## IOTDF
module IOTDF( clk, rst, in_en, iot_in, fn_sel, busy, valid, iot_out);
Size in the first run: roughly 3200 cells after synthesis, roughly 400 flip-flops, ~140 I/O pins.
Settings: LEC_CHECK=0, CAP_MARGIN=20, CORE_MARGIN=2, CORE_UTILIZATION=65, CTS_CLUSTER_SIZE=54, PLACE_DENSITY=0.6, SETUP_SLACK_MARGIN=-0.38, SLEW_MARGIN=20, TNS_END_PERCENT=5; clock period 6.86 ns.
run.sh (not shown) runs the stock make flow with config.mk's settings and CLKGATE_MAP_FILE=.
==> next run, changes <==
--- a/flow/config.mk
+++ b/flow/config.mk
@@ -8,8 +8,5 @@
 export CAP_MARGIN = 20
 export CORE_MARGIN = 2
-export CORE_UTILIZATION = 65
-export CTS_CLUSTER_SIZE = 54
-export PLACE_DENSITY = 0.6
-export SETUP_SLACK_MARGIN = -0.38
+export CORE_UTILIZATION = 71
+export CTS_CLUSTER_SIZE = 33
 export SLEW_MARGIN = 20
-export TNS_END_PERCENT = 5
==> flow/constraint.sdc (replaced) <==
create_clock -name core_clock -period 4.75 [get_ports {clk}]
set_input_delay 0.9500 -clock core_clock [delete_from_list [all_inputs] [get_ports {clk}]]
set_output_delay 0.9500 -clock core_clock [all_outputs]
set_load 0.01 [all_outputs]
Effect:
- area after synthesis is unchanged
- critical path depth increases by 1
- setup slack got worse by 1600 ps
- wire length increases by a few percent
- die size decreases by a little under a tenth
- register-to-register slack got worse by 1600 ps
- count of clock-buffer cells in the layout decreases by 3
- cell area increases by a few percent
==> next run, changes <==
--- a/flow/config.mk
+++ b/flow/config.mk
@@ -8,5 +8,8 @@
 export CAP_MARGIN = 20
 export CORE_MARGIN = 2
-export CORE_UTILIZATION = 71
-export CTS_CLUSTER_SIZE = 33
+export CORE_UTILIZATION = 40
+export CTS_CLUSTER_SIZE = 87
+export GPL_ROUTABILITY_DRIVEN = 0
+export GPL_TIMING_DRIVEN = 0
+export PLACE_DENSITY = 0.6
 export SLEW_MARGIN = 20
==> flow/constraint.sdc (replaced) <==
create_clock -name core_clock -period 10.0 [get_ports {clk}]
set_input_delay 2.0000 -clock core_clock [delete_from_list [all_inputs] [get_ports {clk}]]
set_output_delay 2.0000 -clock core_clock [all_outputs]
set_load 0.01 [all_outputs]
Result:
- The new run completed without violations
- design area decreases by about 0.7%
- clock skew increases by 18 ps
- worst setup slack gains 4500 ps
- via count decreases by about 5%
- clock-buffer cell count increases by 11
- cell count increases by 9.9%
==> next run, changes <==
--- a/flow/config.mk
+++ b/flow/config.mk
@@ -8,8 +8,5 @@
 export CAP_MARGIN = 20
 export CORE_MARGIN = 2
-export CORE_UTILIZATION = 40
-export CTS_CLUSTER_SIZE = 87
-export GPL_ROUTABILITY_DRIVEN = 0
-export GPL_TIMING_DRIVEN = 0
+export CORE_UTILIZATION = 20
 export PLACE_DENSITY = 0.6
 export SLEW_MARGIN = 20
==> flow/constraint.sdc (replaced) <==
create_clock -name core_clock -period 5.16 [get_ports {clk}]
set_input_delay 1.0320 -clock core_clock [delete_from_list [all_inputs] [get_ports {clk}]]
set_output_delay 1.0320 -clock core_clock [all_outputs]
set_load 0.01 [all_outputs]
After rerunning: The changed run finished clean. Final cell count came out higher by 26%. Register-to-register slack degrades by 4300 ps. Cell area grows by 3.6%. Area after synthesis is unchanged. Flip-flop count does not change. Maximum frequency came out higher by 11%. Global-route usage came out lower by 11 points. Sequential share of layout area fell by 0.93 points. Worst hold slack gets better by 5.9 ps. Routed wire length goes up by 2.2%.
==> next run, changes <==
--- a/flow/config.mk
+++ b/flow/config.mk
@@ -8,5 +8,6 @@
 export CAP_MARGIN = 20
 export CORE_MARGIN = 2
-export CORE_UTILIZATION = 20
+export CORE_UTILIZATION = 67
+export MAX_ROUTING_LAYER = met4
 export PLACE_DENSITY = 0.6
 export SLEW_MARGIN = 20
==> flow/constraint.sdc (replaced) <==
create_clock -name core_clock -period 4.37 [get_ports {clk}]
set_input_delay 0.8740 -clock core_clock [delete_from_list [all_inputs] [get_ports {clk}]]
set_output_delay 0.8740 -clock core_clock [all_outputs]
set_load 0.01 [all_outputs]
Result: The new run completed and failed the layout checks on negative setup slack; worst setup slack loses 710 ps; critical path depth goes up by 8; flip-flop count does not change; final area went up by about 8%.
==> next run, changes <==
--- a/flow/config.mk
+++ b/flow/config.mk
@@ -8,6 +8,6 @@
 export CAP_MARGIN = 20
 export CORE_MARGIN = 2
-export CORE_UTILIZATION = 67
-export MAX_ROUTING_LAYER = met4
-export PLACE_DENSITY = 0.6
+export CORE_UTILIZATION = 72
+export CTS_CLUSTER_SIZE = 33
+export PLACE_DENSITY = 0.95
 export SLEW_MARGIN = 20
==> flow/constraint.sdc (replaced) <==
create_clock -name core_clock -period 4.5 [get_ports {clk}]
set_input_delay 0.9000 -clock core_clock [delete_from_list [all_inputs] [get_ports {clk}]]
set_output_delay 0.9000 -clock core_clock [all_outputs]
set_load 0.01 [all_outputs]
After rerunning: The changed run completed and failed the layout checks on negative setup slack. Register-to-register slack is worse by 440 ps. Sequential share of layout area goes up by 1.0 points. Worst setup slack loses 440 ps. Utilization goes up by 2.8 points. Die area fell by 6.8%.
